$ cat flow/design.v
module s_sat_13_12 #(
    parameter   WIN  = 13,
    parameter   WOUT = 12
)(
    input  signed     [WIN-1:0]  din,
    output reg signed [WOUT-1:0] dout
);
always  @(*) begin
    if ((din[WIN-1] == 1'b1) && (din[WIN-2:WOUT-1] != { {WIN-WOUT}{1'b1} })) begin
        dout = {1'b1,{{WOUT-1}{1'b0}}};
    end
    else if ((din[WIN-1] == 1'b0) && (din[WIN-2:WOUT-1] != { {WIN-WOUT}{1'b0} })) begin
        dout = {1'b0,{{WOUT-1}{1'b1}}};
    end
    else begin
        dout = din[WOUT-1:0];
    end
end
endmodule
module s_sat_22_12 #(
    parameter   WIN  = 22,
    parameter   WOUT = 12
)(
    input  signed     [WIN-1:0]  din,
    output reg signed [WOUT-1:0] dout
);
always  @(*) begin
    if ((din[WIN-1] == 1'b1) && (din[WIN-2:WIN-3] != { 2{1'b1} })) begin
        dout = {1'b1,{{WOUT-1}{1'b0}}};
    end
    else if ((din[WIN-1] == 1'b0) && (din[WIN-2:WIN-3] != { 2{1'b0} })) begin
        dout = {1'b0,{{WOUT-1}{1'b1}}};
    end
    else begin
        dout = din[19:8];
    end
end
endmodule
module butterfly #(
    parameter WD = 12
)(
    input  signed [WD-1:0] din_a_re,
    input  signed [WD-1:0] din_a_im,
    input  signed [WD-1:0] din_b_re,
    input  signed [WD-1:0] din_b_im,
    output signed [WD-1:0] dout_a_re,
    output signed [WD-1:0] dout_a_im,
    output signed [WD-1:0] dout_b_re,
    output signed [WD-1:0] dout_b_im
);
    wire signed [WD:0] add_re, add_im, sub_re, sub_im;
    assign add_re = din_a_re + din_b_re;
    assign add_im = din_a_im + din_b_im;
    assign sub_re = din_a_re - din_b_re;
    assign sub_im = din_a_im - din_b_im;
    s_sat_13_12 sa0 (
        .din(add_re),
        .dout(dout_a_re)
    );
    s_sat_13_12 sa1 (
        .din(add_im),
        .dout(dout_a_im)
    );
    s_sat_13_12 sa2 (
        .din(sub_re),
        .dout(dout_b_re)
    );
    s_sat_13_12 sa3 (
        .din(sub_im),
        .dout(dout_b_im)
    );
endmodule
module tf_multi #(
    parameter WD   = 12,
    parameter WNRD = 9
)(
    input  signed [WD-1:0]   din_re,
    input  signed [WD-1:0]   din_im,
    input  signed [WNRD-1:0] wnr_re,
    input  signed [WNRD-1:0] wnr_im,
    output signed [WD-1:0]   dout_re,
    output signed [WD-1:0]   dout_im
);
    wire signed [WD+WNRD-1:0] m0, m1, m2, m3;
    assign m0 = din_re * wnr_re;
    assign m1 = din_im * wnr_im;
    assign m2 = din_re * wnr_im;
    assign m3 = din_im * wnr_re;
    wire signed [WD+WNRD:0] s0, s1;
    assign s0 = m0 - m1;     
    assign s1 = m2 + m3;     
    s_sat_22_12 sat0
    (
        .din(s0),
        .dout(dout_re)
    );
    s_sat_22_12 sat1
    (
        .din(s1),
        .dout(dout_im)
    );
endmodule
module fft_16 #(
    parameter WD = 12,
    parameter WNRD = 9
)(
    input                  clk,
    input                  rst_n,
    input                  en,
    input  signed [WD-1:0] sin_re,
    input  signed [WD-1:0] sin_im,
    output signed [WD-1:0] sout_re,
    output signed [WD-1:0] sout_im
);
    localparam W16_1_RE = 9'b011101100;
    localparam W16_1_IM = 9'b110011110;
    localparam W16_2_RE = 9'b010110101;
    localparam W16_2_IM = 9'b101001010;
    localparam W16_3_RE = 9'b001100001;
    localparam W16_3_IM = 9'b100010011;
    localparam W16_4_RE = 9'b000000000;
    localparam W16_4_IM = 9'b100000000;
    localparam W16_5_RE = 9'b110011110;
    localparam W16_5_IM = 9'b100010011;
    localparam W16_6_RE = 9'b101001010;
    localparam W16_6_IM = 9'b101001010;
    localparam W16_7_RE = 9'b100010011;
    localparam W16_7_IM = 9'b110011110;
    reg [3:0] count;
    reg  signed [WNRD-1:0] w1_re, w1_im, w2_re, w2_im;
    wire signed [WNRD-1:0] w3_re, w3_im;
    reg  signed [WD-1:0] d1_re [0:7];
    reg  signed [WD-1:0] d1_im [0:7];
    wire signed [WD-1:0] bf1_a_re;
    wire signed [WD-1:0] bf1_a_im;
    wire signed [WD-1:0] bf1_b_re;
    wire signed [WD-1:0] bf1_b_im;
    wire signed [WD-1:0] mux1_a_re;
    wire signed [WD-1:0] mux1_a_im;
    wire signed [WD-1:0] mux1_b_re;
    wire signed [WD-1:0] mux1_b_im;
    wire signed [WD-1:0] tf1_re;
    wire signed [WD-1:0] tf1_im;
    wire signed [WD-1:0] mux1_out_re;
    wire signed [WD-1:0] mux1_out_im;
    reg signed  [WD-1:0] stage1_out_re;
    reg signed  [WD-1:0] stage1_out_im;
    reg  signed [WD-1:0] d2_re [0:3];
    reg  signed [WD-1:0] d2_im [0:3];
    wire signed [WD-1:0] bf2_a_re;
    wire signed [WD-1:0] bf2_a_im;
    wire signed [WD-1:0] bf2_b_re;
    wire signed [WD-1:0] bf2_b_im;
    wire signed [WD-1:0] mux2_a_re;
    wire signed [WD-1:0] mux2_a_im;
    wire signed [WD-1:0] mux2_b_re;
    wire signed [WD-1:0] mux2_b_im;
    wire signed [WD-1:0] tf2_re;
    wire signed [WD-1:0] tf2_im;
    wire signed [WD-1:0] mux2_out_re;
    wire signed [WD-1:0] mux2_out_im;
    reg signed  [WD-1:0] stage2_out_re;
    reg signed  [WD-1:0] stage2_out_im;
    reg  signed [WD-1:0] d3_re [0:1];
    reg  signed [WD-1:0] d3_im [0:1];
    wire signed [WD-1:0] bf3_a_re;
    wire signed [WD-1:0] bf3_a_im;
    wire signed [WD-1:0] bf3_b_re;
    wire signed [WD-1:0] bf3_b_im;
    wire signed [WD-1:0] mux3_a_re;
    wire signed [WD-1:0] mux3_a_im;
    wire signed [WD-1:0] mux3_b_re;
    wire signed [WD-1:0] mux3_b_im;
    wire signed [WD-1:0] tf3_re;
    wire signed [WD-1:0] tf3_im;
    wire signed [WD-1:0] mux3_out_re;
    wire signed [WD-1:0] mux3_out_im;
    reg signed  [WD-1:0] stage3_out_re;
    reg signed  [WD-1:0] stage3_out_im;
    reg  signed [WD-1:0] d4_re;
    reg  signed [WD-1:0] d4_im;
    wire signed [WD-1:0] bf4_a_re;
    wire signed [WD-1:0] bf4_a_im;
    wire signed [WD-1:0] bf4_b_re;
    wire signed [WD-1:0] bf4_b_im;
    wire signed [WD-1:0] mux4_a_re;
    wire signed [WD-1:0] mux4_a_im;
    wire signed [WD-1:0] mux4_b_re;
    wire signed [WD-1:0] mux4_b_im;
    reg signed  [WD-1:0] stage4_out_re;
    reg signed  [WD-1:0] stage4_out_im;
    always @(posedge clk) begin
        if (!rst_n)
            count <= 4'd0;
        else if (en)
            count <= count + 1'b1;
        else
            count <= 4'd0;
    end
    assign mux1_a_re = (count[3])? bf1_a_re : d1_re[7];
    assign mux1_a_im = (count[3])? bf1_a_im : d1_im[7];
    assign mux1_b_re = (count[3])? bf1_b_re : sin_re;
    assign mux1_b_im = (count[3])? bf1_b_im : sin_im;
    assign mux1_out_re = ((count > 4'd0) & (count < 4'd8))? tf1_re : mux1_a_re;      
    assign mux1_out_im = ((count > 4'd0) & (count < 4'd8))? tf1_im : mux1_a_im;
    always @(*) begin
        w1_re <= W16_1_RE;
        w1_im <= W16_1_IM;
        case(count)
            4'd2: begin
                w1_re <= W16_2_RE;
                w1_im <= W16_2_IM;
            end
            4'd3: begin
                w1_re <= W16_3_RE;
                w1_im <= W16_3_IM;
            end
            4'd4: begin
                w1_re <= W16_4_RE;
                w1_im <= W16_4_IM;
            end
            4'd5: begin
                w1_re <= W16_5_RE;
                w1_im <= W16_5_IM;
            end
            4'd6: begin
                w1_re <= W16_6_RE;
                w1_im <= W16_6_IM;
            end
            4'd7: begin
                w1_re <= W16_7_RE;
                w1_im <= W16_7_IM;
            end
            default: begin
                w1_re <= W16_1_RE;
                w1_im <= W16_1_IM;
            end
        endcase
    end
    assign mux2_a_re = ((count == 0) | (count > 12) | (count > 4 & count < 9))? bf2_a_re : d2_re[3];
    assign mux2_a_im = ((count == 0) | (count > 12) | (count > 4 & count < 9))? bf2_a_im : d2_im[3];
    assign mux2_b_re = ((count == 0) | (count > 12) | (count > 4 & count < 9))? bf2_b_re : stage1_out_re;
    assign mux2_b_im = ((count == 0) | (count > 12) | (count > 4 & count < 9))? bf2_b_im : stage1_out_im;
    assign mux2_out_re = ((count > 1 & count < 5) | (count > 9 & count < 13))? tf2_re : mux2_a_re;
    assign mux2_out_im = ((count > 1 & count < 5) | (count > 9 & count < 13))? tf2_im : mux2_a_im;
    always @(*) begin
        w2_re <= W16_2_RE;
        w2_im <= W16_2_IM;
        case(count)
            4'd3: begin
                w2_re <= W16_4_RE;
                w2_im <= W16_4_IM;
            end
            4'd4: begin
                w2_re <= W16_6_RE;
                w2_im <= W16_6_IM;
            end
            4'd11: begin
                w2_re <= W16_4_RE;
                w2_im <= W16_4_IM;
            end
            4'd12: begin
                w2_re <= W16_6_RE;
                w2_im <= W16_6_IM;
            end
            default: begin
                w2_re <= W16_2_RE;
                w2_im <= W16_2_IM;
            end
        endcase
    end
    assign mux3_a_re = (~count[1])?
                        bf3_a_re : d3_re[1];
    assign mux3_a_im = (~count[1])?
                        bf3_a_im : d3_im[1];
    assign mux3_b_re = (~count[1])?
                        bf3_b_re : stage2_out_re;
    assign mux3_b_im = (~count[1])?
                        bf3_b_im : stage2_out_im;
    assign mux3_out_re = ((count==3) | (count==7) | (count==11) | (count==15))? tf3_re : mux3_a_re;
    assign mux3_out_im = ((count==3) | (count==7) | (count==11) | (count==15))? tf3_im : mux3_a_im;
    assign w3_re = W16_4_RE;
    assign w3_im = W16_4_IM;
    assign mux4_a_re = (~count[0])? bf4_a_re : d4_re;
    assign mux4_a_im = (~count[0])? bf4_a_im : d4_im;
    assign mux4_b_re = (~count[0])? bf4_b_re : stage3_out_re;
    assign mux4_b_im = (~count[0])? bf4_b_im : stage3_out_im;
    always @(posedge clk) begin
        if (!rst_n) begin
            d1_re[0] <= 12'd0;
            d1_im[0] <= 12'd0;
            d1_re[1] <= 12'd0;
            d1_im[1] <= 12'd0;
            d1_re[2] <= 12'd0;
            d1_im[2] <= 12'd0;
            d1_re[3] <= 12'd0;
            d1_im[3] <= 12'd0;
            d1_re[4] <= 12'd0;
            d1_im[4] <= 12'd0;
            d1_re[5] <= 12'd0;
            d1_im[5] <= 12'd0;
            d1_re[6] <= 12'd0;
            d1_im[6] <= 12'd0;
            d1_re[7] <= 12'd0;
            d1_im[7] <= 12'd0;
        end
        else begin
            d1_re[0] <= mux1_b_re;
            d1_im[0] <= mux1_b_im;
            d1_re[1] <= d1_re[0];
            d1_im[1] <= d1_im[0];
            d1_re[2] <= d1_re[1];
            d1_im[2] <= d1_im[1];
            d1_re[3] <= d1_re[2];
            d1_im[3] <= d1_im[2];
            d1_re[4] <= d1_re[3];
            d1_im[4] <= d1_im[3];
            d1_re[5] <= d1_re[4];
            d1_im[5] <= d1_im[4];
            d1_re[6] <= d1_re[5];
            d1_im[6] <= d1_im[5];
            d1_re[7] <= d1_re[6];
            d1_im[7] <= d1_im[6];
        end
    end
    butterfly bf1
    (
    .din_a_re   (d1_re[7]),
    .din_a_im   (d1_im[7]),
    .din_b_re   (sin_re),
    .din_b_im   (sin_im),
    .dout_a_re  (bf1_a_re),
    .dout_a_im  (bf1_a_im),
    .dout_b_re  (bf1_b_re),
    .dout_b_im  (bf1_b_im)
    );
    tf_multi tf1
    (
    .din_re     (mux1_a_re),
    .din_im     (mux1_a_im),
    .wnr_re     (w1_re),
    .wnr_im     (w1_im),
    .dout_re    (tf1_re),
    .dout_im    (tf1_im)
    );
    always @(posedge clk) begin
        if (!rst_n) begin
            stage1_out_re <= 12'd0;
            stage1_out_im <= 12'd0;
        end
        else begin
            stage1_out_re <= mux1_out_re;
            stage1_out_im <= mux1_out_im;
        end
    end
    always @(posedge clk) begin
        if (!rst_n) begin
            d2_re[0] <= 12'd0;
            d2_im[0] <= 12'd0;
            d2_re[1] <= 12'd0;
            d2_im[1] <= 12'd0;
            d2_re[2] <= 12'd0;
            d2_im[2] <= 12'd0;
            d2_re[3] <= 12'd0;
            d2_im[3] <= 12'd0;
        end
        else begin
            d2_re[0] <= mux2_b_re;
            d2_im[0] <= mux2_b_im;
            d2_re[1] <= d2_re[0];
            d2_im[1] <= d2_im[0];
            d2_re[2] <= d2_re[1];
            d2_im[2] <= d2_im[1];
            d2_re[3] <= d2_re[2];
            d2_im[3] <= d2_im[2];
        end
    end
    butterfly bf2
    (
    .din_a_re   (d2_re[3]),
    .din_a_im   (d2_im[3]),
    .din_b_re   (stage1_out_re),
    .din_b_im   (stage1_out_im),
    .dout_a_re  (bf2_a_re),
    .dout_a_im  (bf2_a_im),
    .dout_b_re  (bf2_b_re),
    .dout_b_im  (bf2_b_im)
    );
    tf_multi tf2
    (
    .din_re     (mux2_a_re),
    .din_im     (mux2_a_im),
    .wnr_re     (w2_re),
    .wnr_im     (w2_im),
    .dout_re    (tf2_re),
    .dout_im    (tf2_im)
    );
    always @(posedge clk) begin
        if (!rst_n) begin
            stage2_out_re <= 12'd0;
            stage2_out_im <= 12'd0;
        end
        else begin
            stage2_out_re <= mux2_out_re;
            stage2_out_im <= mux2_out_im;
        end
    end
    always @(posedge clk) begin
        if (!rst_n) begin
            d3_re[0] <= 12'd0;
            d3_im[0] <= 12'd0;
            d3_re[1] <= 12'd0;
            d3_im[1] <= 12'd0;
        end
        else begin
            d3_re[0] <= mux3_b_re;
            d3_im[0] <= mux3_b_im;
            d3_re[1] <= d3_re[0];
            d3_im[1] <= d3_im[0];
        end
    end
    butterfly bf3
    (
    .din_a_re   (d3_re[1]),
    .din_a_im   (d3_im[1]),
    .din_b_re   (stage2_out_re),
    .din_b_im   (stage2_out_im),
    .dout_a_re  (bf3_a_re),
    .dout_a_im  (bf3_a_im),
    .dout_b_re  (bf3_b_re),
    .dout_b_im  (bf3_b_im)
    );
    tf_multi tf3
    (
    .din_re     (mux3_a_re),
    .din_im     (mux3_a_im),
    .wnr_re     (w3_re),
    .wnr_im     (w3_im),
    .dout_re    (tf3_re),
    .dout_im    (tf3_im)
    );
    always @(posedge clk) begin
        if (!rst_n) begin
            stage3_out_re <= 12'd0;
            stage3_out_im <= 12'd0;
        end
        else begin
            stage3_out_re <= mux3_out_re;
            stage3_out_im <= mux3_out_im;
        end
    end
    always @(posedge clk) begin
        if (!rst_n) begin
            d4_re <= 12'd0;
            d4_im <= 12'd0;
        end
        else begin
            d4_re <= mux4_b_re;
            d4_im <= mux4_b_im;
        end
    end
    butterfly bf4
    (
    .din_a_re   (d4_re),
    .din_a_im   (d4_im),
    .din_b_re   (stage3_out_re),
    .din_b_im   (stage3_out_im),
    .dout_a_re  (bf4_a_re),
    .dout_a_im  (bf4_a_im),
    .dout_b_re  (bf4_b_re),
    .dout_b_im  (bf4_b_im)
    );
    always @(posedge clk) begin
        if (!rst_n) begin
            stage4_out_re <= 12'd0;
            stage4_out_im <= 12'd0;
        end
        else begin
            stage4_out_re <= mux4_a_re;
            stage4_out_im <= mux4_a_im;
        end
    end
    assign sout_re = stage4_out_re;
    assign sout_im = stage4_out_im;
endmodule
$ cat flow/run.sh
#!/bin/bash
# the make line also repeats each setting of config.mk as NAME=value (left out here)
make -C /OpenROAD-flow-scripts/flow DESIGN_CONFIG=/design/flow/config.mk WORK_HOME=/design/flow/orfs CLKGATE_MAP_FILE= finish
$ cat flow/config.mk
export PLATFORM = sky130hd
export DESIGN_NAME = fft_16
export DESIGN_NICKNAME = fft_16
export VERILOG_FILES = /design/flow/design.v
export SDC_FILE = /design/flow/constraint.sdc
export NUM_CORES = 4
export LEC_CHECK = 0
export ABC_AREA = 1
export CAP_MARGIN = 20
export CORE_ASPECT_RATIO = 1.46
export CORE_MARGIN = 2
export CORE_UTILIZATION = 72
export CTS_CLUSTER_DIAMETER = 359
export CTS_CLUSTER_SIZE = 99
export PLACE_DENSITY = 0.37
export SETUP_SLACK_MARGIN = -0.53
export SLEW_MARGIN = 20
export TNS_END_PERCENT = 5
$ cat flow/constraint.sdc
create_clock -name core_clock -period 6.88 [get_ports {clk}]
set_input_delay 1.3760 -clock core_clock [delete_from_list [all_inputs] [get_ports {clk}]]
set_output_delay 1.3760 -clock core_clock [all_outputs]
set_load 0.01 [all_outputs]
==> results of run 1 <==
-- layer usage --
| metal | GRT overflow | track usage |
|---|---|---|
| met4 | 10 | 0.5563 |
| met5 | 0 | 0.2065 |
| met3 | 2 | 0.3989 |
| met2 | 11 | 0.8442 |
| met1 | 0 | 0.5982 |
-- timing repair --
action                     in CTS
setup endpoints to repair      48
cloned                          2
resized                       260
pin swaps                      74
buffers inserted               37
==> out/metrics.yaml, run 1 <==
stop_stage: "5_1_grt"
clockBufferDepth: 3
synthesis.area_um2: 52600
place_hpwl_um: 130500
cts_hold_buffers: 0
yosysUniqueCellTypes: 56
error: "[ERROR GRT-0232] Routing congestion too high. Check the congestion heatmap in the GUI."
synth_dominant_cell_count: "inv_1"
async_reset_ff_frac: 0
synthTopCellsByCount: "1631 x inv_1, 1513 x nand2_1, 718 x fa_1"
flop_cell: "dfxtp_1"
logic_family: "adder cells"
initial_utilization: 0.7284
rows: 119
die_area_um2: 75270
yosys-stat-cells: 6773
area_leaders: "fa_1 27%, dfxtp_1 18%, ha_1 14%, inv_1 12%, nand2_1 11%"
synth-compound-area-share: 0.07507
dp.cells: 8544
core-area_um2: 72210
dpl_cell_area_um2: 60960
netlist.area_leader.share: 0.2733
yosysWarnings: 15
die_h_um: 330.6
grt_overflow: 23
fp_nets: 8093
cts_buffers: 8
syn_area_per_cell_um2: 7.766
dp_slack_ps: -2706
synthAdderAreaFrac: 0.4100
status: "aborted with a tool error"
largest_area_cell: "fa_1"
synthCells: 6773
ys_ff: 460
cts_root_buf: "clkbuf_16"
ys_sh_simple: 0.1706
ys_sh_mux: 0
track_usage: 0.6090
die_x_um: 227.7
yosys_area_um2: 52600
io_buffer_count: 50
h-tree-depth: 1
place_congestion: 1.011
ys_sh_xor: 0.03770
ios: 51
synth_seq_share: 0.1751
clock-sinks: 460
edf_count: 0
==> inputs of run 2 (changes only) <==
CORE_ASPECT_RATIO = unset   (was 1.46)
CTS_CLUSTER_DIAMETER = 362   (was 359)
CTS_CLUSTER_SIZE = unset   (was 99)
PLACE_DENSITY = unset   (was 0.37)
SETUP_SLACK_MARGIN = -0.26   (was -0.53)
TNS_END_PERCENT = unset   (was 5)
clock period = 7.7 ns   (was 6.88 ns; I/O delays follow)
==> out/metrics.yaml, run 2 <==
die_h_um: 274.3  # was 330.6 um
cts_hold_buffers: 0  # unchanged
die_x_um: 274.3  # was 227.7 um
yosysWarnings: 15  # unchanged
syn_area_per_cell_um2: 7.766  # unchanged
synthTopCellsByCount: "1631 x inv_1, 1513 x nand2_1, 718 x fa_1"  # unchanged
ys_sh_simple: 0.1706  # unchanged
cts_root_buf: "clkbuf_16"  # unchanged
rows: 99  # was 119
ys_sh_xor: 0.03770  # unchanged
clockBufferDepth: 3  # unchanged
async_reset_ff_frac: 0  # unchanged
area_leaders: "fa_1 27%, dfxtp_1 18%, ha_1 14%, inv_1 12%, nand2_1 11%"  # unchanged
stop_stage: "5_1_grt"  # unchanged
error: "[ERROR GRT-0232] Routing congestion too high. Check the congestion heatmap in the GUI."  # unchanged
netlist.area_leader.share: 0.2733  # unchanged
fp_nets: 8093  # unchanged
h-tree-depth: 2  # was 1
yosys-stat-cells: 6773  # unchanged
place_hpwl_um: 121200  # was 130500 um
synth-compound-area-share: 0.07507  # unchanged
io_buffer_count: 50  # unchanged
yosysUniqueCellTypes: 56  # unchanged
synth_dominant_cell_count: "inv_1"  # unchanged
initial_utilization: 0.7246  # was 0.7284
ios: 51  # unchanged
grt_overflow: 3
ys_sh_mux: 0  # unchanged
logic_family: "adder cells"  # unchanged
edf_count: 0  # unchanged
cts_buffers: 48  # was 8
synthAdderAreaFrac: 0.4100  # unchanged
ys_ff: 460  # unchanged
place_congestion: 0.9925  # was 1.011
die_area_um2: 75230  # was 75270 um2
synthesis.area_um2: 52600  # unchanged
yosys_area_um2: 52600  # unchanged
flop_cell: "dfxtp_1"  # unchanged
largest_area_cell: "fa_1"  # unchanged
clock-sinks: 460  # unchanged
core-area_um2: 72590  # was 72210 um2
synthCells: 6773  # unchanged
status: "aborted with a tool error"  # unchanged
track_usage: 0.6252
synth_seq_share: 0.1751  # unchanged
-- run 2: repair_timing --
action,CTS
gates resized,673
setup endpoints to repair,48
gates cloned,8
setup buffers,73
pin swaps,178
-- run 2: stage by stage --
stage | setup TNS, ps | instances | util | setup WS [ps] | cell area (um2)
after CTS | -24970 | 8618 | 0.8916 | -679.4 | 64720
after detailed placement | -73930 | 8463 | 0.8333 | -2048 | 60490
after global placement | -63180 | 8463 | 0.8333 | -1777 | 60490
after floorplan | -19190 | 6773 | - | -730.1 | 53090
-- run 2: layer usage --
layer / GRT usage / GRT overflow
met5: 0.1688 / 0
met4: 0.5971 / 0
met3: 0.3925 / 0
met2: 0.8642 / 3
met1: 0.6234 / 0
==> inputs of run 3 (changes only) <==
CTS_CLUSTER_DIAMETER = 330   (was 362)
CTS_CLUSTER_SIZE = 93   (was unset)
SETUP_SLACK_MARGIN = unset   (was -0.26)
clock period = 5.38 ns   (was 7.7 ns; I/O delays follow)
==> out/metrics.yaml, run 3 <==
core-area_um2: 72590  # unchanged
rows: 99  # unchanged
syn_area_per_cell_um2: 7.766  # unchanged
die_area_um2: 75230  # unchanged
synth_dominant_cell_count: "inv_1"  # unchanged
place_congestion: 0.9852  # was 0.9925
yosys-stat-cells: 6773  # unchanged
cts_root_buf: "clkbuf_16"  # unchanged
cts_buffers: 8  # was 48
largest_area_cell: "fa_1"  # unchanged
ys_sh_simple: 0.1706  # unchanged
ios: 51  # unchanged
async_reset_ff_frac: 0  # unchanged
clock-sinks: 460  # unchanged
io_buffer_count: 50  # unchanged
place_hpwl_um: 125500  # was 121200 um
logic_family: "adder cells"  # unchanged
synthCells: 6773  # unchanged
initial_utilization: 0.7246  # unchanged
ys_sh_mux: 0  # unchanged
synth_seq_share: 0.1751  # unchanged
clockBufferDepth: 3  # unchanged
fp_nets: 8093  # unchanged
status: "aborted with a tool error"  # unchanged
edf_count: 0  # unchanged
dp_slack_ps: -3813  # was -2048 ps
die_x_um: 274.3  # unchanged
h-tree-depth: 1  # was 2
yosysWarnings: 15  # unchanged
netlist.area_leader.share: 0.2733  # unchanged
yosys_area_um2: 52600  # unchanged
track_usage: 0.6632
area_leaders: "fa_1 27%, dfxtp_1 18%, ha_1 14%, inv_1 12%, nand2_1 11%"  # unchanged
error: "[ERROR GRT-0232] Routing congestion too high. Check the congestion heatmap in the GUI."  # unchanged
grt_overflow: 62
ys_ff: 460  # unchanged
flop_cell: "dfxtp_1"  # unchanged
stop_stage: "5_1_grt"  # unchanged
synth-compound-area-share: 0.07507  # unchanged
yosysUniqueCellTypes: 56  # unchanged
die_h_um: 274.3  # unchanged
synthesis.area_um2: 52600  # unchanged
ys_sh_xor: 0.03770  # unchanged
cts_hold_buffers: 0  # unchanged
synthAdderAreaFrac: 0.4100  # unchanged
synthTopCellsByCount: "1631 x inv_1, 1513 x nand2_1, 718 x fa_1"  # unchanged
==> run 3: metal layers <==
layer	track usage	GRT overflow
met1	0.6599	0
met2	0.8826	37
met3	0.4652	1
met4	0.6284	23
met5	0.1887	1
==> run 3: repair_timing <==
| item | CTS |
|---|---|
| endpoints found under the setup margin | 48 |
| gates cloned | 4 |
| buffers inserted | 104 |
| gates resized | 631 |
| pin swaps | 202 |
==> run 3: through the flow <==
step                      std cells  cell area (um2)  TNS [ps]  utilization
after floorplan                6773            53470   -112010            -
after global placement         8522            61340   -160440       0.8450
after detailed placement       8522            61340   -168570       0.8450
after CTS                      8637            64640   -124760       0.8906
==> inputs of run 4 (changes only) <==
CELL_PAD_IN_SITES_DETAIL_PLACEMENT = 0   (was unset)
CELL_PAD_IN_SITES_GLOBAL_PLACEMENT = 0   (was unset)
CTS_CLUSTER_DIAMETER = unset   (was 330)
CTS_CLUSTER_SIZE = 74   (was 93)
MIN_ROUTING_LAYER = met1   (was unset)
PLACE_DENSITY = 0.37   (was unset)
SETUP_SLACK_MARGIN = -0.02   (was unset)
SLEW_MARGIN = 15   (was 20)
clock period = 7.66 ns   (was 5.38 ns; I/O delays follow)
==> out/metrics.yaml, run 4 <==
status: "aborted with a tool error"  # unchanged
async_reset_ff_frac: 0  # unchanged
track_usage: 0.7635
area_leaders: "fa_1 27%, dfxtp_1 18%, ha_1 14%, inv_1 12%, nand2_1 11%"  # unchanged
ys_sh_simple: 0.1706  # unchanged
io_buffer_count: 50  # unchanged
place_hpwl_um: 122000  # was 125500 um
ys_sh_xor: 0.03770  # unchanged
die_x_um: 274.3  # unchanged
fp_nets: 8093  # unchanged
ios: 51  # unchanged
yosysUniqueCellTypes: 56  # unchanged
cts_buffers: 49  # was 8
stop_stage: "5_1_grt"  # unchanged
die_area_um2: 75230  # unchanged
ys_sh_mux: 0  # unchanged
error: "[ERROR GRT-0232] Routing congestion too high. Check the congestion heatmap in the GUI."  # unchanged
synthCells: 6773  # unchanged
h-tree-depth: 2  # was 1
rows: 99  # unchanged
cts_root_buf: "clkbuf_16"  # unchanged
logic_family: "adder cells"  # unchanged
grt_overflow: 304
synth-compound-area-share: 0.07507  # unchanged
edf_count: 0  # unchanged
synth_dominant_cell_count: "inv_1"  # unchanged
dp_slack_ps: -2066  # was -3813 ps
synthAdderAreaFrac: 0.4100  # unchanged
synth_seq_share: 0.1751  # unchanged
core-area_um2: 72590  # unchanged
synthesis.area_um2: 52600  # unchanged
yosys_area_um2: 52600  # unchanged
ys_ff: 460  # unchanged
syn_area_per_cell_um2: 7.766  # unchanged
netlist.area_leader.share: 0.2733  # unchanged
clock-sinks: 460  # unchanged
dp.cells: 8474  # was 8522
flop_cell: "dfxtp_1"  # unchanged
die_h_um: 274.3  # unchanged
synthTopCellsByCount: "1631 x inv_1, 1513 x nand2_1, 718 x fa_1"  # unchanged
dpl_cell_area_um2: 60660  # was 61340 um2
yosys-stat-cells: 6773  # unchanged
clockBufferDepth: 3  # unchanged
largest_area_cell: "fa_1"  # unchanged
yosysWarnings: 15  # unchanged
place_congestion: 0.9960  # was 0.9852
initial_utilization: 0.7246  # unchanged
run 4: routing by layer:
layer / global-route usage / GRT overflow
met1: 0.7600 / 11
met5: 0.3768 / 2
met4: 0.7313 / 130
met2: 0.9269 / 150
met3: 0.6261 / 11
run 4: stage by stage:
stage | utilization | hold WS, ps
2_1_floorplan | - | 390.5
3_3_place_gp | 0.8357 | 391.4
3_5_place_dp | 0.8357 | 396.1
4_1_cts | 0.8996 | 392.8
run 4: what timing repair did:
action / CTS
endpoints found under the setup margin: 48
pin swaps: 215
resized: 605
cloned: 4
hold buffers: 0
setup buffers: 78
==> inputs of run 5 (changes only) <==
CTS_CLUSTER_DIAMETER = 206   (was unset)
CTS_CLUSTER_SIZE = unset   (was 74)
PLACE_DENSITY = unset   (was 0.37)
PLACE_DENSITY_LB_ADDON = 0.01   (was unset)
SETUP_SLACK_MARGIN = 1.33   (was -0.02)
clock period = 9.55 ns   (was 7.66 ns; I/O delays follow)
==> out/metrics.yaml, run 5 <==
fp_nets: 8093  # unchanged
grt_overflow: 0
avgViaCountPerCell: 5.539
hold_start: "d3_re[0][1]$_SDFF_PN0_"
syn_area_per_cell_um2: 7.766  # unchanged
h-tree-depth: 2  # unchanged
fin_skew_ps: 61.50
criticalPathCategory: "in -> reg"
final_cell_count_no_fill: 8214
clk_pin_slew_ps: 70
async_reset_ff_frac: 0  # unchanged
timing.slew.headroom: 0.2562
flop_cell: "dfxtp_1"  # unchanged
fin_nets: 8535
fin_util: 0.8503
synthAdderAreaFrac: 0.4100  # unchanged
slew_viol_final: 0
fmax_mhz: 108.2
grt_pass1_vias: 47049
grt_antenna_before_repair: 2
endpoint: "stage1_out_re[9]$_SDFF_PN0_"
initial_utilization: 0.7246  # unchanged
ys_sh_xor: 0.03770  # unchanged
yosysUniqueCellTypes: 56  # unchanged
nFillCells: 4279
finalCritPeriodShare: 0.9678
die_area_um2: 75230  # unchanged
vias: 45497
crit_top_cell: "nand2_1"
yosys-stat-cells: 6773  # unchanged
cts_hold_buffers: 0  # unchanged
crit_cells: 41
cp-start-kind: "input port"
edf_count: 0  # unchanged
track_usage: 0.3882
cts_root_buf: "clkbuf_16"  # unchanged
yosysWarnings: 15  # unchanged
critical_path.startpoint: "sin_re[5]"
hold_path_class: "reg -> reg"
dp_slack_ps: -625.4  # was -2066 ps
reg2reg_slack_ps: 840
crit_required_ps: 10030
synthTopCellsByCount: "1631 x inv_1, 1513 x nand2_1, 718 x fa_1"  # unchanged
r2r_end: "stage1_out_re[9]$_SDFF_PN0_"
place_congestion: 0.9717  # was 0.9960
cp.arrival_ps: 9720
die_h_um: 274.3  # unchanged
grt_max_degree: 102
clockBufferDepth: 3  # unchanged
reg2reg_depth: 38
io_buffer_count: 50  # unchanged
crit_path_max_incr_delay_ps: 610
synthCells: 6773  # unchanged
synthesis.area_um2: 52600  # unchanged
setup_violations: 0
drt-initial-drc-count: 3550
slowest_stage: "fa_1"
place_hpwl_um: 110300  # was 122000 um
synth_seq_share: 0.1751  # unchanged
ant_nets: 0
tightest_slew_ps: 1116
core-area_um2: 72590  # unchanged
first_pass_iters: 6
crit_buf_inv: 12
yosys_area_um2: 52600  # unchanged
routed_wl_um: 147300
crit_fanout: 7
area_leaders: "fa_1 27%, dfxtp_1 18%, ha_1 14%, inv_1 12%, nand2_1 11%"  # unchanged
die_x_um: 274.3  # unchanged
layout_setup_ws_ps: 307.9
r2r_start: "count[0]$_SDFF_PN0_"
clock-sinks: 460  # unchanged
hold_viol: 0
synth_dominant_cell_count: "inv_1"  # unchanged
rsz0062_at_grt: "yes"
hold_depth: 2
crit_path_end_kind: "register"
cp_top_family: "adder cells"
whs_ps: 400.2
logic_family: "adder cells"  # unchanged
synth-compound-area-share: 0.07507  # unchanged
status: "finished clean"  # was aborted with a tool error
maxCapViolCount: 0
grt_pass1_wl_um: 231600
route.detailed.drc: 0
cts_tree: "built"
ys_sh_mux: 0  # unchanged
syn_to_final_growth_pct: 17.34
warnings: 139
dp.cells: 7996  # was 8474
clkLatencyLatePin_ps: 630
rows: 99  # unchanged
ys_sh_simple: 0.1706  # unchanged
largest_area_cell: "fa_1"  # unchanged
post_drt_wl_per_cell_um: 17.93
ios: 51  # unchanged
cts_buffers: 48  # was 49
netlist.area_leader.share: 0.2733  # unchanged
fin_crit_ps: 9242
ys_ff: 460  # unchanged
post-route-cell-area_um2: 61720
dpl_cell_area_um2: 56910  # was 60660 um2
worst_hold_path.endpoint: "d3_re[1][1]$_SDFF_PN0_"
## run 5: final cells by class
cell class,instances,area [um2],share of cell area
Antenna cell,2,5.005,0.00008109
Clock buffer,59,1333,0.02159
Clock inverter,29,462.9,0.007501
Inverter,1650,6235,0.1010
Multi-Input combinational cell,4494,38760,0.6280
Sequential cell,460,9226,0.1495
Tap cell,959,1200,0.01944
Timing Repair Buffer,561,4498,0.07288
## run 5: metal layers
metal / part of all wire / track usage / vias up
li1: - / - / 21044
met1: 0.36 / 0.4445 / 21589
met2: 0.49 / 0.6744 / 2093
met3: 0.074 / 0.06445 / 769
met4: 0.078 / 0.2483 / 2
met5: 0.000068 / 0 / -
## run 5: metrics by stage
| step | TNS [ps] |
|---|---|
| after floorplan | 0 |
| after global placement | -9714 |
| after detailed placement | -13630 |
| after CTS | 0 |
| after global routing | 0 |
| final | 0 |
## run 5: timing repair
action	4_1_cts	5_1_grt
buffers inserted	84	39
resized	423	179
cloned	5	0
pin swaps	154	80
endpoints found under the setup margin	48	48
==> inputs of run 6 (changes only) <==
ABC_AREA = unset   (was 1)
CELL_PAD_IN_SITES_DETAIL_PLACEMENT = unset   (was 0)
CELL_PAD_IN_SITES_GLOBAL_PLACEMENT = unset   (was 0)
CORE_UTILIZATION = 69   (was 72)
CTS_CLUSTER_DIAMETER = unset   (was 206)
MIN_ROUTING_LAYER = unset   (was met1)
PLACE_DENSITY_LB_ADDON = 0.18   (was 0.01)
SETUP_SLACK_MARGIN = unset   (was 1.33)
SLEW_MARGIN = 20   (was 15)
clock period = 9.66 ns   (was 9.55 ns; I/O delays follow)
==> out/metrics.yaml, run 6 <==
status: "failed layout checks"  # was finished clean
check.faults: "setup timing"
slowest_stage: "fa_1"  # unchanged
warnings: 135  # was 139
ant_nets: 0  # unchanged
hold_viol: 0  # unchanged
grt_max_degree: 121  # was 102
crit_cells: 40  # was 41
cp.arrival_ps: 11090  # was 9720 ps
hold_path_class: "reg -> reg"  # unchanged
slew_viol_final: 0  # unchanged
nFillCells: 4720  # was 4279
crit_path_end_kind: "register"  # unchanged
netlist.area_leader.share: 0.2773  # was 0.2733
grt_pass1_vias: 44384  # was 47049
initial_utilization: 0.6962  # was 0.7246
insertedDiodeCount: 0  # was 2
die_h_um: 278.1  # was 274.3 um
hold_start: "d2_im[2][11]$_SDFF_PN0_"  # was d3_re[0][1]$_SDFF_PN0_
use_met2: 0.6317  # was 0.6744
post_drt_wl_per_cell_um: 19.56  # was 17.93 um
timing.slew.headroom: 0.2376  # was 0.2562
avgViaCountPerCell: 5.857  # was 5.539
cts_hold_buffers: 0  # unchanged
grt_overflow: 0  # unchanged
cp-start-kind: "input port"  # unchanged
rsz0062_at_grt: "yes"  # unchanged
endpoint: "stage1_out_im[4]$_SDFF_PN0_"  # was stage1_out_re[9]$_SDFF_PN0_
clkLatencyLatePin_ps: 610  # was 630 ps
first_pass_iters: 6  # unchanged
core-area_um2: 74450  # was 72590 um2
routed_wl_um: 141300  # was 147300 um
dpl_cell_area_um2: 56990  # was 56910 um2
register_area_um2: 9215  # was 9226 um2
fin_util: 0.8069  # was 0.8503
mi_logic_area_um2: 38920  # was 38760 um2
place_hpwl_um: 108300  # was 110300 um
ys_sh_simple: 0.1269  # was 0.1706
cts_buffers: 50  # was 48
flop_cell: "dfxtp_1"  # unchanged
criticalPathCategory: "in -> reg"  # unchanged
post-route-cell-area_um2: 60070  # was 61720 um2
die_x_um: 278.1  # was 274.3 um
h-tree-depth: 2  # unchanged
largest_area_cell: "fa_1"  # unchanged
groute.layer.met1.usage: 0.4435  # was 0.4445
gr-max-usage-layer: "met2"  # unchanged
r2r_end: "stage1_out_im[4]$_SDFF_PN0_"  # was stage1_out_re[9]$_SDFF_PN0_
fin_nets: 7541  # was 8535
synthCells: 5776  # was 6773
fp_nets: 7096  # was 8093
ys_ff: 460  # unchanged
synth-compound-area-share: 0.1281  # was 0.07507
synth_dominant_cell_count: "inv_1"  # unchanged
hold_depth: 1  # was 2
synthesis.area_um2: 51830  # was 52600 um2
crit_path_max_incr_delay_ps: 560  # was 610 ps
area_leaders: "fa_1 28%, dfxtp_1 18%, ha_1 14%, inv_1 7.7%, a21oi_1 3.5%"  # was fa_1 27%, dfxtp_1 18%, ha_1 14%, inv_1 12%, nand2_1 11%
ys_sh_mux: 0.005021  # was 0
ios: 51  # unchanged
syn_to_final_growth_pct: 15.90  # was 17.34%
route.detailed.drc: 0  # unchanged
clockBufferDepth: 3  # unchanged
synthAdderAreaFrac: 0.4256  # was 0.4100
clk_pin_slew_ps: 70  # about the same
critical_path.startpoint: "sin_re[4]"  # was sin_re[5]
track_usage: 0.3654  # was 0.3882
synthTopCellsByCount: "1058 x inv_1, 718 x fa_1, 575 x ha_1"  # was 1631 x inv_1, 1513 x nand2_1, 718 x fa_1
dp_slack_ps: -1657  # was -625.4 ps
setup_violations: 24  # was 0
dp.cells: 7051  # was 7996
grt_pass1_wl_um: 225500  # was 231600 um
yosys-stat-cells: 5776  # was 6773
yosysUniqueCellTypes: 97  # was 56
clock-sinks: 460  # unchanged
io_buffer_count: 50  # unchanged
yosys_area_um2: 51830  # was 52600 um2
syn_area_per_cell_um2: 8.973  # was 7.766 um2
place_congestion: 1.008  # was 0.9717
grt_antenna_before_repair: 1  # was 2
tightest_slew_ps: 1144  # was 1116 ps
crit_fanout: 7  # unchanged
reg2reg_depth: 41  # was 38
final_cell_count_no_fill: 7226  # was 8214
fin_skew_ps: 30.15  # was 61.50 ps
vias: 42324  # was 45497
edf_count: 0  # unchanged
finalCritPeriodShare: 1.096  # was 0.9678
grt_util_met3: 0.05415  # was 0.06445
logic_family: "adder cells"  # unchanged
crit_buf_inv: 12  # unchanged
maxCapViolCount: 0  # unchanged
yosysWarnings: 15  # unchanged
crit_required_ps: 10160  # was 10030 ps
fmax_mhz: 94.42
fin_crit_ps: 10590
cts_root_buf: "clkbuf_16"  # unchanged
reg2reg_slack_ps: -100  # was 840 ps
cts_tree: "built"  # unchanged
ys_sh_xor: 0.04258  # was 0.03770
r2r_start: "d1_re[7][1]$_SDFF_PN0_"  # was count[0]$_SDFF_PN0_
drt-initial-drc-count: 3174  # was 3550
finalSetupTns_ps: -18990  # was 0 ps
die_area_um2: 77320  # was 75230 um2
cp_top_family: "adder cells"  # unchanged
async_reset_ff_frac: 0  # unchanged
worst_hold_path.endpoint: "d2_im[3][11]$_SDFF_PN0_"  # was d3_re[1][1]$_SDFF_PN0_
synth_seq_share: 0.1777  # was 0.1751
rows: 100  # was 99
layout_setup_ws_ps: -931.0  # was 307.9 ps
## run 6: cell type report
cell class	instances	area share
sequential	460	0.1534
timing repair buffer	620	0.08388
clock inverter	27	0.005145
clock buffer	61	0.02235
tap	969	0.02018
multi-input combinational	4024	0.6480
inverter	1065	0.06707
## run 6: layer usage
metal  vias to the layer above  wire length (um)
met5                         -                11
met4                         2              8879
met3                       536              9441
met2                      1724             68560
met1                     20710             54450
li1                      19352                 -
## run 6: repair_timing
item,in CTS,in global routing
endpoints found under the setup margin,35,47
gates resized,143,64
pin swaps,125,32
setup buffers,61,23
cloned,5,0
## run 6: metrics by stage
stage,hold slack (ps)
after floorplan,411.9
after global placement,412.4
after detailed placement,417.7
after CTS,422.2
after global routing,437.6
final,418.5
==> inputs of run 7 (changes only) <==
ABC_AREA = 1   (was unset)
CELL_PAD_IN_SITES_DETAIL_PLACEMENT = 2   (was unset)
CELL_PAD_IN_SITES_GLOBAL_PLACEMENT = 1   (was unset)
CORE_ASPECT_RATIO = 1.35   (was unset)
CORE_MARGIN = 5   (was 2)
CORE_UTILIZATION = 46   (was 69)
GPL_ROUTABILITY_DRIVEN = 0   (was unset)
HOLD_SLACK_MARGIN = 0.12   (was unset)
MIN_ROUTING_LAYER = met2   (was unset)
PLACE_DENSITY_LB_ADDON = 0.09   (was 0.18)
SETUP_SLACK_MARGIN = -0.02   (was unset)
SLEW_MARGIN = 15   (was 20)
TNS_END_PERCENT = 45   (was unset)
clock period = 9.92 ns   (was 9.66 ns; I/O delays follow)
==> out/metrics.yaml, run 7 <==
yosys_area_um2: 52600  # was 51830 um2
ys_sh_xor: 0.03770  # was 0.04258
ys_sh_simple: 0.1706  # was 0.1269
die_area_um2: 121300  # was 77320 um2
area_leaders: "fa_1 27%, dfxtp_1 18%, ha_1 14%, inv_1 12%, nand2_1 11%"  # was fa_1 28%, dfxtp_1 18%, ha_1 14%, inv_1 7.7%, a21oi_1 3.5%
rows: 144  # was 100
die_x_um: 301.0  # was 278.1 um
core-area_um2: 113900  # was 74450 um2
yosys-stat-cells: 6773  # was 5776
syn_area_per_cell_um2: 7.766  # was 8.973 um2
yosysWarnings: 15  # unchanged
fp_nets: 8093  # was 7096
logic_family: "adder cells"  # unchanged
synthTopCellsByCount: "1631 x inv_1, 1513 x nand2_1, 718 x fa_1"  # was 1058 x inv_1, 718 x fa_1, 575 x ha_1
error: "[ERROR DPL-0033] detailed placement checks failed during check placement."
status: "aborted with a tool error"  # was failed layout checks
synthCells: 6773  # was 5776
synthesis.area_um2: 52600  # was 51830 um2
largest_area_cell: "fa_1"  # unchanged
ys_ff: 460  # unchanged
async_reset_ff_frac: 0  # unchanged
yosysUniqueCellTypes: 56  # was 97
io_buffer_count: 50  # unchanged
edf_count: 0  # unchanged
flop_cell: "dfxtp_1"  # unchanged
ios: 51  # unchanged
synth_seq_share: 0.1751  # was 0.1777
netlist.area_leader.share: 0.2733  # was 0.2773
initial_utilization: 0.4619  # was 0.6962
ys_sh_mux: 0  # was 0.005021
die_h_um: 402.9  # was 278.1 um
stop_stage: "3_5_place_dp"
synthAdderAreaFrac: 0.4100  # was 0.4256
synth_dominant_cell_count: "inv_1"  # unchanged
synth-compound-area-share: 0.07507  # was 0.1281
[run 7: through the flow]
step,hold slack [ps],area (um2),TNS (ps),cells
3_3_place_gp,391.8,57570,-9399,8603
2_1_floorplan,390.5,52600,0,6773
==> inputs of run 8 (changes only) <==
CELL_PAD_IN_SITES_DETAIL_PLACEMENT = 0   (was 2)
CELL_PAD_IN_SITES_GLOBAL_PLACEMENT = 0   (was 1)
CORE_ASPECT_RATIO = unset   (was 1.35)
CORE_MARGIN = 2   (was 5)
CORE_UTILIZATION = 72   (was 46)
CTS_CLUSTER_DIAMETER = 249   (was unset)
GPL_ROUTABILITY_DRIVEN = unset   (was 0)
HOLD_SLACK_MARGIN = unset   (was 0.12)
MIN_ROUTING_LAYER = met1   (was met2)
PLACE_DENSITY_LB_ADDON = 0.01   (was 0.09)
TNS_END_PERCENT = unset   (was 45)
clock period = 7.56 ns   (was 9.92 ns; I/O delays follow)
==> out/metrics.yaml, run 8 <==
synth_seq_share: 0.1751  # unchanged
ys_sh_mux: 0  # unchanged
place_congestion: 0.9991
cts_hold_buffers: 0
yosysUniqueCellTypes: 56  # unchanged
die_h_um: 274.3  # was 402.9 um
clock-sinks: 460
ios: 51  # unchanged
netlist.area_leader.share: 0.2733  # unchanged
cts_buffers: 49
error: "[ERROR GRT-0232] Routing congestion too high. Check the congestion heatmap in the GUI."  # was [ERROR DPL-0033] detailed placement checks failed during check placement.
initial_utilization: 0.7246  # was 0.4619
flop_cell: "dfxtp_1"  # unchanged
die_x_um: 274.3  # was 301.0 um
edf_count: 0  # unchanged
io_buffer_count: 50  # unchanged
synthAdderAreaFrac: 0.4100  # unchanged
place_hpwl_um: 122600
stop_stage: "5_1_grt"  # was 3_5_place_dp
ys_sh_xor: 0.03770  # unchanged
core-area_um2: 72590  # was 113900 um2
clockBufferDepth: 3
ys_sh_simple: 0.1706  # unchanged
fp_nets: 8093  # unchanged
cts_root_buf: "clkbuf_16"
grt_overflow: 157
yosys-stat-cells: 6773  # unchanged
logic_family: "adder cells"  # unchanged
rows: 99  # was 144
largest_area_cell: "fa_1"  # unchanged
track_usage: 0.6953
synthTopCellsByCount: "1631 x inv_1, 1513 x nand2_1, 718 x fa_1"  # unchanged
yosys_area_um2: 52600  # unchanged
status: "aborted with a tool error"  # unchanged
ys_ff: 460  # unchanged
syn_area_per_cell_um2: 7.766  # unchanged
dp.cells: 8473
die_area_um2: 75230  # was 121300 um2
yosysWarnings: 15  # unchanged
synthesis.area_um2: 52600  # unchanged
async_reset_ff_frac: 0  # unchanged
synth-compound-area-share: 0.07507  # unchanged
synth_dominant_cell_count: "inv_1"  # unchanged
area_leaders: "fa_1 27%, dfxtp_1 18%, ha_1 14%, inv_1 12%, nand2_1 11%"  # unchanged
synthCells: 6773  # unchanged
h-tree-depth: 2
-- run 8: timing repair --
action,4_1_cts
pin swaps,199
cloned,4
setup buffers,98
setup endpoints to repair,48
gates resized,617
-- run 8: layer usage --
metal / overflow / global-route usage
met4: 62 / 0.6570
met3: 11 / 0.5059
met1: 4 / 0.7001
met2: 80 / 0.8999
met5: 0 / 0.2272
-- run 8: per-stage QoR --
stage	setup TNS [ps]	setup slack [ps]	hold slack, ps	area [um2]
CTS	-28540	-671.6	388.3	65280
floorplan	-21380	-842.1	390.5	53230
global placement	-65660	-1963	391.2	60720
detailed placement	-75870	-2235	395.6	60720
==> inputs of run 9 (changes only) <==
CELL_PAD_IN_SITES_DETAIL_PLACEMENT = unset   (was 0)
CELL_PAD_IN_SITES_GLOBAL_PLACEMENT = unset   (was 0)
CORE_UTILIZATION = 40   (was 72)
CTS_CLUSTER_DIAMETER = 301   (was 249)
MAX_ROUTING_LAYER = met4   (was unset)
MIN_ROUTING_LAYER = unset   (was met1)
PLACE_DENSITY_LB_ADDON = 0.07   (was 0.01)
SETUP_SLACK_MARGIN = unset   (was -0.02)
SLEW_MARGIN = 20   (was 15)
clock period = 11.0 ns   (was 7.56 ns; I/O delays follow)
==> out/metrics.yaml, run 9 <==
slew_viol_final: 0
fin_skew_ps: 35.47
clockBufferDepth: 3  # unchanged
crit_fanout: 11
nFillCells: 13517
track_usage: 0.2234
grt_overflow: 0
fin_crit_ps: 10390
ys_ff: 460  # unchanged
synthCells: 6773  # unchanged
layout_setup_ws_ps: 612.8
reg2reg_slack_ps: 1040
netlist.area_leader.share: 0.2733  # unchanged
timing.slew.headroom: 0.2813
flop_cell: "dfxtp_1"  # unchanged
h-tree-depth: 2  # unchanged
vias: 40311
first_pass_iters: 6
cts_root_buf: "clkbuf_16"  # unchanged
dp_slack_ps: -92.95  # was -2235 ps
grt_max_degree: 91
finalCritPeriodShare: 0.9443
whs_ps: 381.4
crit_top_cell: "nand2_1"
post-route-cell-area_um2: 57460
worst_hold_path.endpoint: "d1_im[4][2]$_SDFF_PN0_"
cts_tree: "built"
initial_utilization: 0.4016  # was 0.7246
place_congestion: 0.8912  # was 0.9991
yosys-stat-cells: 6773  # unchanged
logic_family: "adder cells"  # unchanged
dpl_cell_area_um2: 55480  # was 60720 um2
die_x_um: 366.6  # was 274.3 um
endpoint: "stage1_out_im[4]$_SDFF_PN0_"
grt_pass1_wl_um: 231400
async_reset_ff_frac: 0  # unchanged
clk_pin_slew_ps: 60
avgViaCountPerCell: 4.674
fin_nets: 8144
ys_sh_simple: 0.1706  # unchanged
register_area_um2: 9211
setup_violations: 0
synthTopCellsByCount: "1631 x inv_1, 1513 x nand2_1, 718 x fa_1"  # unchanged
synthesis.area_um2: 52600  # unchanged
syn_area_per_cell_um2: 7.766  # unchanged
ant_nets: 0
route.detailed.drc: 0
synth_seq_share: 0.1751  # unchanged
cp.arrival_ps: 10970
dp.cells: 8522  # was 8473
cts_buffers: 55  # was 49
crit_cells: 43
slowest_stage: "clkdlybuf4s50_1"
core-area_um2: 131000  # was 72590 um2
cp-start-kind: "input port"
ys_sh_xor: 0.03770  # unchanged
fin_util: 0.4387
warnings: 130
clkLatencyLatePin_ps: 680
place_hpwl_um: 117600  # was 122600 um
status: "finished clean"  # was aborted with a tool error
edf_count: 0  # unchanged
criticalPathCategory: "in -> reg"
critical_path.startpoint: "sin_im[0]"
synth-compound-area-share: 0.07507  # unchanged
r2r_start: "stage1_out_re[4]$_SDFF_PN0_"
hold_depth: 2
yosysUniqueCellTypes: 56  # unchanged
synthAdderAreaFrac: 0.4100  # unchanged
cp_top_family: "adder cells"
routed_wl_um: 142400
largest_area_cell: "fa_1"  # unchanged
rsz0062_at_grt: "no"
hold_path_class: "reg -> reg"
area_leaders: "fa_1 27%, dfxtp_1 18%, ha_1 14%, inv_1 12%, nand2_1 11%"  # unchanged
crit_required_ps: 11590
fmax_mhz: 96.27
reg2reg_depth: 40
synth_dominant_cell_count: "inv_1"  # unchanged
grt_pass1_vias: 42049
die_area_um2: 134400  # was 75230 um2
ys_sh_mux: 0  # unchanged
io_buffer_count: 50  # unchanged
r2r_end: "stage2_out_re[1]$_SDFF_PN0_"
die_h_um: 366.6  # was 274.3 um
fp_nets: 8093  # unchanged
ios: 51  # unchanged
crit_path_max_incr_delay_ps: 550
post_drt_wl_per_cell_um: 16.51
hold_start: "d1_im[3][2]$_SDFF_PN0_"
final_cell_count_no_fill: 8624
tightest_slew_ps: 1071
drt-initial-drc-count: 2257
syn_to_final_growth_pct: 9.239
maxCapViolCount: 0
hold_viol: 0
yosys_area_um2: 52600  # unchanged
crit_buf_inv: 10
rows: 133  # was 99
crit_path_end_kind: "register"
grt_antenna_before_repair: 3
clock-sinks: 460  # unchanged
mi_logic_area_um2: 36490
yosysWarnings: 15  # unchanged
[run 9: layout make-up]
type,instances,area share
inverter,1650,0.1079
clock inverter,29,0.007643
tap,1755,0.03822
antenna,1,0.00004355
sequential,460,0.1603
multi-input combinational,4490,0.6350
timing repair buffer,167,0.02430
clock buffer,72,0.02663
[run 9: timing repair]
| item | CTS | global route |
|---|---|---|
| setup endpoints to repair | 0 | 1 |
| gates resized | 0 | 2 |
| setup buffers | 0 | 0 |
| hold buffers | 0 | 0 |
[run 9: per-stage QoR]
step           TNS, ps
3_3_place_gp         0
3_5_place_dp    -709.8
6_report             0
4_1_cts              0
2_1_floorplan        0
5_1_grt              0
[run 9: per-layer routing]
metal  vias up  share of wire  GRT usage
met5         -              0          -
met2       599           0.47     0.3646
met1     19268           0.46     0.2912
met3       185          0.037    0.02593
met4         0          0.032    0.06664
li1      20259              -          -
==> inputs of run 10 (changes only) <==
ABC_AREA = unset   (was 1)
CELL_PAD_IN_SITES_GLOBAL_PLACEMENT = 2   (was unset)
CORE_UTILIZATION = 71   (was 40)
CTS_CLUSTER_DIAMETER = 384   (was 301)
MIN_ROUTING_LAYER = met1   (was unset)
PLACE_DENSITY_LB_ADDON = unset   (was 0.07)
SETUP_SLACK_MARGIN = 1.03   (was unset)
TNS_END_PERCENT = 55   (was unset)
clock period = 6.2 ns   (was 11.0 ns; I/O delays follow)
==> out/metrics.yaml, run 10 <==
status: "aborted with a tool error"  # was finished clean
stop_stage: "3_1_place_gp_skip_io"
error: "[ERROR GPL-0301] Utilization 120.908 % exceeds 100%."
synth_seq_share: 0.1777  # was 0.1751
synthesis.area_um2: 51830  # was 52600 um2
synthCells: 5776  # was 6773
flop_cell: "dfxtp_1"  # unchanged
ys_sh_mux: 0.005021  # was 0
core-area_um2: 72590  # was 131000 um2
initial_utilization: 0.7140  # was 0.4016
synth-compound-area-share: 0.1281  # was 0.07507
ys_sh_xor: 0.04258  # was 0.03770
yosys-stat-cells: 5776  # was 6773
die_h_um: 274.2  # was 366.6 um
area_leaders: "fa_1 28%, dfxtp_1 18%, ha_1 14%, inv_1 7.7%, a21oi_1 3.5%"  # was fa_1 27%, dfxtp_1 18%, ha_1 14%, inv_1 12%, nand2_1 11%
netlist.area_leader.share: 0.2773  # was 0.2733
logic_family: "adder cells"  # unchanged
syn_area_per_cell_um2: 8.973  # was 7.766 um2
rows: 99  # was 133
fp_nets: 7096  # was 8093
edf_count: 0  # unchanged
synth_dominant_cell_count: "inv_1"  # unchanged
yosysUniqueCellTypes: 97  # was 56
synthTopCellsByCount: "1058 x inv_1, 718 x fa_1, 575 x ha_1"  # was 1631 x inv_1, 1513 x nand2_1, 718 x fa_1
synthAdderAreaFrac: 0.4256  # was 0.4100
ys_sh_simple: 0.1269  # was 0.1706
die_x_um: 274.2  # was 366.6 um
yosys_area_um2: 51830  # was 52600 um2
largest_area_cell: "fa_1"  # unchanged
ys_ff: 460  # unchanged
die_area_um2: 75180  # was 134400 um2
yosysWarnings: 15  # unchanged
async_reset_ff_frac: 0  # unchanged
==> inputs of run 11 (changes only) <==
CELL_PAD_IN_SITES_DETAIL_PLACEMENT = 0   (was unset)
CELL_PAD_IN_SITES_GLOBAL_PLACEMENT = 1   (was 2)
CORE_UTILIZATION = 61   (was 71)
CTS_CLUSTER_DIAMETER = unset   (was 384)
MAX_ROUTING_LAYER = unset   (was met4)
PLACE_DENSITY_LB_ADDON = 0.09   (was unset)
SETUP_SLACK_MARGIN = unset   (was 1.03)
SLEW_MARGIN = 15   (was 20)
TNS_END_PERCENT = unset   (was 55)
clock period = 3.97 ns   (was 6.2 ns; I/O delays follow)
==> out/metrics.yaml, run 11 <==
synth_seq_share: 0.1777  # unchanged
flop_cell: "dfxtp_1"  # unchanged
synthCells: 5776  # unchanged
hold_viol: 0
yosys-stat-cells: 5776  # unchanged
synthTopCellsByCount: "1058 x inv_1, 718 x fa_1, 575 x ha_1"  # unchanged
criticalPathCategory: "reg -> reg"
yosysUniqueCellTypes: 97  # unchanged
grt_antenna_before_repair: 0
status: "failed layout checks"  # was aborted with a tool error
die_area_um2: 87310  # was 75180 um2
place_hpwl_um: 117300
grt_pass1_vias: 45822
wl_met1_um: 59930
tightest_slew_ps: 1004
hold_depth: 1
fp_nets: 7096  # unchanged
crit_required_ps: 4510
r2r_end: "stage1_out_im[5]$_SDFF_PN0_"
first_pass_iters: 6
crit_path_max_incr_delay_ps: 560
ant_nets: 0
fin_nets: 8193
synth_dominant_cell_count: "inv_1"  # unchanged
insertedDiodeCount: 0
ys_ff: 460  # unchanged
rsz0062_at_grt: "yes"
rows: 106  # was 99
synthesis.area_um2: 51830  # unchanged
cp-start-kind: "register"
clkLatencyLatePin_ps: 650
grt_max_degree: 102
register_area_um2: 9299
reg2reg_slack_ps: -5160
yosysWarnings: 15  # unchanged
clock-sinks: 460
largest_area_cell: "fa_1"  # unchanged
route.detailed.drc: 0
maxCapViolCount: 0
fin_util: 0.8007
yosys_area_um2: 51830  # unchanged
setup_violations: 60
h-tree-depth: 2
synthAdderAreaFrac: 0.4256  # unchanged
endpoint: "stage1_out_im[5]$_SDFF_PN0_"
cp.arrival_ps: 9670
top_layer: "met4"
syn_area_per_cell_um2: 8.973  # unchanged
crit_cells: 38
cts_root_buf: "clkbuf_16"
warnings: 135
wl_met2_um: 71630
grt_pass1_wl_um: 236400
vias: 43845
initial_utilization: 0.6174  # was 0.7140
crit_buf_inv: 5
check.faults: "setup timing"
clockBufferDepth: 3
synth-compound-area-share: 0.1281  # unchanged
r2r_start: "d1_im[7][0]$_SDFF_PN0_"
slew_viol_final: 0
nFillCells: 5628
async_reset_ff_frac: 0  # unchanged
hold_path_class: "reg -> reg"
mi_logic_area_um2: 40480
logic_family: "adder cells"  # unchanged
core-area_um2: 83950  # was 72590 um2
layout_setup_ws_ps: -5158
slowest_stage: "fa_1"
crit_top_cell: "fa_1"
die_h_um: 295.5  # was 274.2 um
cts_tree: "built"
worst_hold_path.endpoint: "d2_im[3][7]$_SDFF_PN0_"
place_congestion: 1.020
fin_skew_ps: 33.31
track_usage: 0.3442
crit_path_end_kind: "register"
ys_sh_simple: 0.1269  # unchanged
clk_pin_slew_ps: 60
edf_count: 0  # unchanged
ys_sh_mux: 0.005021  # unchanged
io_buffer_count: 50
die_x_um: 295.5  # was 274.2 um
reg2reg_depth: 38
finalSetupTns_ps: -234430
cts_buffers: 52
finalCritPeriodShare: 2.299
hold_start: "d2_im[2][7]$_SDFF_PN0_"
syn_to_final_growth_pct: 29.70
wl_met3_um: 8619
fin_crit_ps: 9128
area_leaders: "fa_1 28%, dfxtp_1 18%, ha_1 14%, inv_1 7.7%, a21oi_1 3.5%"  # unchanged
crit_fanout: 6
ios: 51
fmax_mhz: 109.6
critical_path.startpoint: "d1_im[7][0]$_SDFF_PN0_"
routed_wl_um: 148700
post_drt_wl_per_cell_um: 18.48
timing.slew.headroom: 0.3235
avgViaCountPerCell: 5.449
cp_top_family: "adder cells"
ys_sh_xor: 0.04258  # unchanged
drt-initial-drc-count: 2768
netlist.area_leader.share: 0.2773  # unchanged
grt_overflow: 0
[run 11: repair_timing]
item	in CTS	in global routing
gates cloned	8	1
resized	327	188
pin swaps	217	151
hold buffers	0	0
setup buffers	92	61
setup endpoints to repair	72	95
[run 11: routing by layer]
metal | global-route usage | up-vias
met5 | 0 | -
met4 | 0.1697 | 0
met3 | 0.03729 | 385
met2 | 0.5882 | 1329
met1 | 0.4354 | 21470
li1 | - | 20661
[run 11: stage by stage]
stage,setup WS [ps],instances,hold WS (ps),instance area [um2]
floorplan,-4978,5776,411.1,52850
global placement,-6052,7797,412.3,62030
detailed placement,-6205,7797,416.9,62030
CTS,-5124,7989,396.8,65980
global route,-5478,8047,415.5,67220
finish,-5158,8047,401.6,67220
[run 11: cell type report]
cell class | count | share of cell area
clock buffers | 65 | 0.02189
clock inverters | 29 | 0.005975
inverters | 1065 | 0.06005
multi-input cells | 4026 | 0.6021
flip-flops and latches | 460 | 0.1383
well taps | 1134 | 0.02111
repair buffers | 1268 | 0.1505
